## run A
==> flow/design.v (excerpt) <==
module calculator (input CLOCK_50,
							input RESET,
							input KEYPRESSED,
							input [3:0] KEYCODE,
							input [3:0] KEY,
							output [0:6] HEX0, HEX1, HEX2, HEX3, HEX4, HEX5, HEX6, HEX7
							);
		wire clockmain = CLOCK_50;
		wire rst = RESET;
		wire [3:0] keycode = KEYCODE;
		wire keystrobe;
		wire load_A, load_B;
		wire bksp_A, bksp_B;
		posedgetrigger keypressedge (.clock(clockmain), .rst(rst), .signal(KEYPRESSED), .strobe(keystrobe));
		wire dig_strobe, reset_strobe, ex_strobe, op_strobe, sub_strobe;
		wire [3:0] dig_code;
		wire [1:0] op_code;
		inputhandler keypad (
			.keystrobe(keystrobe),
			.keycode(keycode),
			.dig_strobe(dig_strobe),
			.reset_strobe(reset_strobe),
			.ex_strobe(ex_strobe),
			.op_strobe(op_strobe),
			.sub_strobe(sub_strobe),
			.dig_code(dig_code),
			.op_code(op_code)
		);
		wire bksp_strobe, MS_strobe, MR_strobe, MC_strobe;
		PBhandler PB (
			.KEY(KEY),
			.clock(clockmain),
			.rst(rst),
			.bksp_strobe(bksp_strobe),
			.MS_strobe(MS_strobe),
			.MR_strobe(MR_strobe),
			.MC_strobe(MC_strobe)
		);
		wire [1:0] display_select;
		wire load_op, reset_state, execute, load_A_mem, load_B_mem, load_mem, clear_mem;
		control FSM (
  ...
Settings: LEC_CHECK=0, ABC_AREA=1, CAP_MARGIN=20, CORE_ASPECT_RATIO=0.79, CORE_MARGIN=2, CORE_UTILIZATION=40, SETUP_SLACK_MARGIN=1.74, SLEW_MARGIN=25; clock period 50.0 ns.
run.sh (not shown) runs the stock make flow with config.mk's settings and CLKGATE_MAP_FILE=.
Run A finished end to end and its layout was clean on timing, DRC and antenna.
Input changes introduced in run B (baseline for comparison: run A):
# run A
export LEC_CHECK = 0
export ABC_AREA = 1
export CAP_MARGIN = 20
export CORE_ASPECT_RATIO = 0.79
export CORE_MARGIN = 2
export CORE_UTILIZATION = 40
export SETUP_SLACK_MARGIN = 1.74
export SLEW_MARGIN = 25
create_clock -name core_clock -period 50.0 [get_ports {CLOCK_50}]
# run B
export LEC_CHECK = 0
export ABC_AREA = 1
export CAP_MARGIN = 20
export CELL_PAD_IN_SITES_DETAIL_PLACEMENT = 2
export CELL_PAD_IN_SITES_GLOBAL_PLACEMENT = 0
export CORE_ASPECT_RATIO = 1.03
export CORE_MARGIN = 7
export CORE_UTILIZATION = 23
export CTS_CLUSTER_SIZE = 81
export PLACE_DENSITY_LB_ADDON = 0.18
export SETUP_SLACK_MARGIN = 0.44
export SLEW_MARGIN = 25
export TNS_END_PERCENT = 85
create_clock -name core_clock -period 50.0 [get_ports {CLOCK_50}]
### Flow results
Run B falls short of run A in minimum period implied by the final worst setup slack.
Logic depth of the worst path, buffers included: run B < run A
Row number of antenna violations at the first check in global routing: run B lower / run A higher
Delta (run B minus run A): final core utilization down 17 points; total wirelength of the detailed-routed design picked up an extra about 30%.
Diff run A -> run B: number of cells on the worst reg-to-reg path fell by 2, wire length on met2 rose by 60%.
Input changes introduced in run C (baseline for comparison: run B):
# run B
export LEC_CHECK = 0
export ABC_AREA = 1
export CAP_MARGIN = 20
export CELL_PAD_IN_SITES_DETAIL_PLACEMENT = 2
export CELL_PAD_IN_SITES_GLOBAL_PLACEMENT = 0
export CORE_ASPECT_RATIO = 1.03
export CORE_MARGIN = 7
export CORE_UTILIZATION = 23
export CTS_CLUSTER_SIZE = 81
export PLACE_DENSITY_LB_ADDON = 0.18
export SETUP_SLACK_MARGIN = 0.44
export SLEW_MARGIN = 25
export TNS_END_PERCENT = 85
create_clock -name core_clock -period 50.0 [get_ports {CLOCK_50}]
# run C
export LEC_CHECK = 0
export ABC_AREA = 1
export CAP_MARGIN = 20
export CORE_MARGIN = 2
export CORE_UTILIZATION = 69
export SLEW_MARGIN = 20
create_clock -name core_clock -period 37.2 [get_ports {CLOCK_50}]
Relative to run B, the critical path depth of run C is higher by about 1.5%.
Against run B as the reference, run C delivers a lower final-layout clock-cell area share.
Sort run B and run C by design area, ascending, and run C comes first.
Run B -> run C: number of inserted filler cells in the final layout decreased by more than half

Setup of wip/nickel:
Starting RTL as in the previous note.
make LEC_CHECK=0 ABC_AREA=1 CAP_MARGIN=20 CELL_PAD_IN_SITES_GLOBAL_PLACEMENT=0 CORE_MARGIN=2 CORE_UTILIZATION=70 CTS_CLUSTER_DIAMETER=53 SETUP_SLACK_MARGIN=5.0 SLEW_MARGIN=0 finish   # period 71.7 ns
wip/nickel ended with every stage complete and zero timing, DRC or antenna violations.
The following lists how wip/amber was set up differently from wip/nickel:
--- a/flow/config.mk
+++ b/flow/config.mk
@@ -8,8 +8,5 @@
 export ABC_AREA = 1
 export CAP_MARGIN = 20
-export CELL_PAD_IN_SITES_GLOBAL_PLACEMENT = 0
 export CORE_MARGIN = 2
-export CORE_UTILIZATION = 70
-export CTS_CLUSTER_DIAMETER = 53
-export SETUP_SLACK_MARGIN = 5.0
-export SLEW_MARGIN = 0
+export CORE_UTILIZATION = 40
+export SLEW_MARGIN = 20
==> flow/constraint.sdc <==
create_clock -name core_clock -period 50.0 [get_ports {CLOCK_50}]
set_input_delay 10.0000 -clock core_clock [delete_from_list [all_inputs] [get_ports {CLOCK_50}]]
set_output_delay 10.0000 -clock core_clock [all_outputs]
set_load 0.01 [all_outputs]
[summary]
- Row non-clock buffer count: wip/amber higher / wip/nickel lower
- Of wip/nickel and wip/amber, the run reporting the higher via count of the routed design was wip/nickel.
- wip/amber vs. wip/nickel: global-route usage went down, layout buffering overhead excluding clock cells did not really move.
- [wip/amber vs wip/nickel] violation count after the first detailed-routing iteration: lower in wip/amber
- Clock transition at the registers of the reported paths: wip/nickel vs wip/amber, no meaningful difference
## Diff of input files: wip/willow against wip/amber
--- a/flow/config.mk
+++ b/flow/config.mk
@@ -6,7 +6,9 @@
 export NUM_CORES = 4
 export LEC_CHECK = 0
-export ABC_AREA = 1
+export ABC_AREA = 0
 export CAP_MARGIN = 20
 export CORE_MARGIN = 2
 export CORE_UTILIZATION = 40
+export CTS_CLUSTER_SIZE = 10
 export SLEW_MARGIN = 20
+export TNS_END_PERCENT = 5
Findings:
- wip/amber reports its largest combinational cell category by area as simple AND/OR/NAND/NOR gates while wip/willow reports AND-OR/OR-AND gates.
- wip/willow ends up with a routed length per placed instance that is 3.0 um higher than in wip/amber.
- Taking wip/amber as the reference, in wip/willow design area has increased; global-route usage rose 0.27 points; yosys stat cell total has decreased; worst-skew pair later-pin latency lost 0.02 ns.
- wip/willow can be clocked slower than wip/amber.
- A topmost layer with routed signal wires of met4 is what wip/amber shows, while met5 belongs to wip/willow.

calculator again, from the RTL that the note above started with.
==> flow/config.mk <==
export PLATFORM = sky130hd
export DESIGN_NAME = calculator
export DESIGN_NICKNAME = calculator
export VERILOG_FILES = /design/flow/design.v
export SDC_FILE = /design/flow/constraint.sdc
export NUM_CORES = 4
export LEC_CHECK = 0
export ABC_AREA = 1
export CAP_MARGIN = 20
export CELL_PAD_IN_SITES_GLOBAL_PLACEMENT = 3
export CORE_ASPECT_RATIO = 1.03
export CORE_MARGIN = 2
export CORE_UTILIZATION = 23
export SETUP_SLACK_MARGIN = 1.74
export SLEW_MARGIN = 25
==> flow/constraint.sdc <==
create_clock -name core_clock -period 50.0 [get_ports {CLOCK_50}]
set_input_delay 10.0000 -clock core_clock [delete_from_list [all_inputs] [get_ports {CLOCK_50}]]
set_output_delay 10.0000 -clock core_clock [all_outputs]
set_load 0.01 [all_outputs]
Then changed:
==> flow/config.mk (replaced) <==
export PLATFORM = sky130hd
export DESIGN_NAME = calculator
export DESIGN_NICKNAME = calculator
export VERILOG_FILES = /design/flow/design.v
export SDC_FILE = /design/flow/constraint.sdc
export NUM_CORES = 4
export LEC_CHECK = 0
export ABC_AREA = 0
export CAP_MARGIN = 20
export CORE_MARGIN = 2
export CORE_UTILIZATION = 24
export HOLD_SLACK_MARGIN = 0.27
export SLEW_MARGIN = 20
=> The new run ran to the end with no violations; register-to-register slack gets worse by 7.5 ns; maximum frequency fell by 16%; area after synthesis rose by 4.3%; worst setup slack gets worse by 7.5 ns; die area is about the same; count of clock-buffer cells in the layout fell by 8; via count fell by 2.7%.
Then changed:
--- a/flow/config.mk
+++ b/flow/config.mk
@@ -9,5 +9,9 @@
 export CAP_MARGIN = 20
-export CORE_MARGIN = 2
-export CORE_UTILIZATION = 24
-export HOLD_SLACK_MARGIN = 0.27
-export SLEW_MARGIN = 20
+export CELL_PAD_IN_SITES_DETAIL_PLACEMENT = 2
+export CELL_PAD_IN_SITES_GLOBAL_PLACEMENT = 2
+export CORE_ASPECT_RATIO = 1.03
+export CORE_MARGIN = 9
+export CORE_UTILIZATION = 23
+export PLACE_DENSITY_LB_ADDON = 0.18
+export SETUP_SLACK_MARGIN = 1.74
+export SLEW_MARGIN = 25
=> Via count rose by 4.5%. Worst setup slack gains 1.2 ns. Routed wire length rose by 41%. Synthesized cell count is unchanged. Cell area rose by 1.6%. Hold slack gains 0.0034 ns. Critical path depth fell by 16. Utilization fell by 0.65 points.
Then changed:
==> flow/config.mk (replaced) <==
export PLATFORM = sky130hd
export DESIGN_NAME = calculator
export DESIGN_NICKNAME = calculator
export VERILOG_FILES = /design/flow/design.v
export SDC_FILE = /design/flow/constraint.sdc
export NUM_CORES = 4
export LEC_CHECK = 0
export ABC_AREA = 0
export CAP_MARGIN = 20
export CORE_ASPECT_RATIO = 1.21
export CORE_MARGIN = 2
export CORE_UTILIZATION = 40
export SLEW_MARGIN = 20
=> Clock-buffer cell count went down by 6; wire length went down by 24%; die size went down by 45%; worst setup slack degrades by 1.7 ns; worst hold slack barely changes; area after synthesis stays the same; via count went down by 2.4%; global-route usage went up by 6.9 points; synthesized cell count stays the same; register-to-register slack degrades by 1.7 ns.
Then changed:
--- a/flow/config.mk
+++ b/flow/config.mk
@@ -7,7 +7,8 @@
 export LEC_CHECK = 0
-export ABC_AREA = 0
-export CAP_MARGIN = 20
-export CORE_ASPECT_RATIO = 1.21
+export ABC_AREA = 1
+export CAP_MARGIN = 15
+export CORE_ASPECT_RATIO = 1.03
 export CORE_MARGIN = 2
-export CORE_UTILIZATION = 40
-export SLEW_MARGIN = 20
+export CORE_UTILIZATION = 23
+export SETUP_SLACK_MARGIN = 1.74
+export SLEW_MARGIN = 25
What happened: Hold slack loses 0.014 ns. Worst setup slack improves by 9.5 ns. Cell area is lower slightly. Non-clock buffer count drops by 31. Synthesized cell count goes up by about a fifth. Synthesized area is lower by a few percent. Clock skew went down by 0.015 ns. Utilization fell by 18 points. Clock-buffer cell count grows by 3.

== build 52 ==
calculator again, from the RTL that the note above started with.
==> flow/config.mk <==
export PLATFORM = sky130hd
export DESIGN_NAME = calculator
export DESIGN_NICKNAME = calculator
export VERILOG_FILES = /design/flow/design.v
export SDC_FILE = /design/flow/constraint.sdc
export NUM_CORES = 4
export LEC_CHECK = 0
export ABC_AREA = 1
export CAP_MARGIN = 35
export CELL_PAD_IN_SITES_DETAIL_PLACEMENT = 2
export CELL_PAD_IN_SITES_GLOBAL_PLACEMENT = 2
export CORE_ASPECT_RATIO = 1.68
export CORE_MARGIN = 3
export CORE_UTILIZATION = 58
export CTS_CLUSTER_SIZE = 64
export GPL_ROUTABILITY_DRIVEN = 0
export GPL_TIMING_DRIVEN = 1
export MAX_ROUTING_LAYER = met5
export MIN_ROUTING_LAYER = met2
export SLEW_MARGIN = 20
==> flow/constraint.sdc <==
create_clock -name core_clock -period 69.1 [get_ports {CLOCK_50}]
set_input_delay 13.8200 -clock core_clock [delete_from_list [all_inputs] [get_ports {CLOCK_50}]]
set_output_delay 13.8200 -clock core_clock [all_outputs]
set_load 0.01 [all_outputs]
Build 52 did not make it past global placement without I/O, where a tool error ended it.
Relative to build 52, the following input files were edited for build 11:
Settings: a deleted CELL_PAD_IN_SITES_GLOBAL_PLACEMENT that had been 2; a deleted GPL_ROUTABILITY_DRIVEN that had been 0; a deleted MIN_ROUTING_LAYER that had been met2; a deleted GPL_TIMING_DRIVEN that had been 1; a deleted CELL_PAD_IN_SITES_DETAIL_PLACEMENT that had been 2; a deleted CTS_CLUSTER_SIZE that had been 64; a change of CAP_MARGIN from 35 to 20; a change of CORE_UTILIZATION from 58 to 40; a deleted MAX_ROUTING_LAYER that had been met5; a change of CORE_MARGIN from 3 to 2; a deleted CORE_ASPECT_RATIO that had been 1.68; a change of the clock period (ns, I/O delays scaled along) from 69.1 to 38.4.
==> comparison <==
The flow did not stop early for build 11: all stages ran, and the layout cleared the timing, DRC and antenna checks.
Higher die area goes to build 11 over build 52.
From build 52 to build 11 the numbers moved as follows: count of standard-cell rows dropped 10; post-synthesis sequential element count has remained practically unchanged.
[inputs] build 30 vs build 11
Settings: CORE_UTILIZATION: 40 -> 44; the clock period (ns, I/O delays scaled along): 38.4 -> 33.3.
Status | build 11 and build 30 | clean
Re overall routed net length: build 11 was lower than build 30.
Looking at first element of the critical path, the operand_A.bcdreg[1] result is from build 11; the operand_A.bcdreg[5] one comes from build 30.
Build 30 vs. build 11: core utilization picked up an extra 4.7 points; final area picked up an extra about 0.9%; minimum clock period after layout lost 4.15 ns; sequential share of layout area neither gained nor lost much; area of the core region lost 11,000 um2.
Looking at placement-stage worst setup slack across build 11 and build 30, the one that comes out lower is build 30.

calculator again, from the RTL that the note above started with.
make LEC_CHECK=0 ABC_AREA=1 CAP_MARGIN=40 CELL_PAD_IN_SITES_GLOBAL_PLACEMENT=0 CORE_MARGIN=2 CORE_UTILIZATION=70 CTS_CLUSTER_DIAMETER=53 PLACE_DENSITY=0.48 SETUP_SLACK_MARGIN=5.0 SLEW_MARGIN=0 TNS_END_PERCENT=5 finish   # period 68.8 ns
Then changed:
CAP_MARGIN = 15   (was 40)
CELL_PAD_IN_SITES_GLOBAL_PLACEMENT = not set   (was 0)
CTS_CLUSTER_DIAMETER = not set   (was 53)
CTS_CLUSTER_SIZE = 34   (was not set)
PLACE_DENSITY = not set   (was 0.48)
SETUP_SLACK_MARGIN = not set   (was 5.0)
SLEW_MARGIN = 20   (was 0)
TNS_END_PERCENT = not set   (was 5)
clock period = 17.4 ns   (was 68.8 ns; I/O delays follow)
The changed run died in 5_1_grt, error GRT-0116.
Synthesized area does not change.
Synthesized cell count is unchanged.
Die area is unchanged.
Then changed:
CAP_MARGIN = 20   (was 15)
CORE_UTILIZATION = 65   (was 70)
CTS_CLUSTER_SIZE = not set   (was 34)
MAX_ROUTING_LAYER = met4   (was not set)
clock period = 30.7 ns   (was 17.4 ns; I/O delays follow)
Outcome: The changed run passed the timing, DRC and antenna checks. Synthesized area stays the same. Die area increases by a little under a tenth. Synthesized cell count stays the same.
Then changed:
clock period = 31.3 ns   (was 30.7 ns; I/O delays follow)
The new run finished clean.
Die area stays the same.
Wire length falls by about 2%.
Global-route usage falls by 0.63 points.
Hold slack is worse by 8.2 ps.
Setup slack is better by 200 ps.

calculator again, from the RTL that the note above started with.
Settings: LEC_CHECK=0, ABC_AREA=1, CAP_MARGIN=20, CORE_ASPECT_RATIO=0.5, CORE_MARGIN=2, CORE_UTILIZATION=72, CTS_CLUSTER_DIAMETER=376, CTS_CLUSTER_SIZE=99, PLACE_DENSITY=0.38, SETUP_SLACK_MARGIN=5.0, SLEW_MARGIN=20; clock period 21.5 ns.
The first run did not get past global routing.
Then changed:
Settings changed: CORE_ASPECT_RATIO 0.5 to default, CORE_UTILIZATION 72 to 62, CTS_CLUSTER_DIAMETER 376 to default, CTS_CLUSTER_SIZE 99 to 96, PLACE_DENSITY 0.38 to default, SETUP_SLACK_MARGIN 5.0 to default.
Clock period 21.5 ns to 21.4 ns, I/O delays scaled along.
What happened: Now the flow completed and failed the layout checks on negative setup slack. Die area rose by 16%. Area after synthesis stays the same. Synthesized cell count does not change.
Then changed:
Settings changed: CORE_UTILIZATION 62 to 66, CTS_CLUSTER_SIZE 96 to 95.
Clock period 21.4 ns to 71.7 ns, I/O delays scaled along.
After rerunning: The changed run completed with no timing, DRC or antenna violations; synthesized cell count stays the same; synthesized area stays the same; utilization goes down by 10 points.
Then changed:
Settings changed: CORE_UTILIZATION 66 to 11, CTS_CLUSTER_SIZE 95 to default.
=> Final cell count came out higher by 52%. Setup slack improves by 68 ps. Via count shrinks by 3.1%. Design area goes up by 12%.
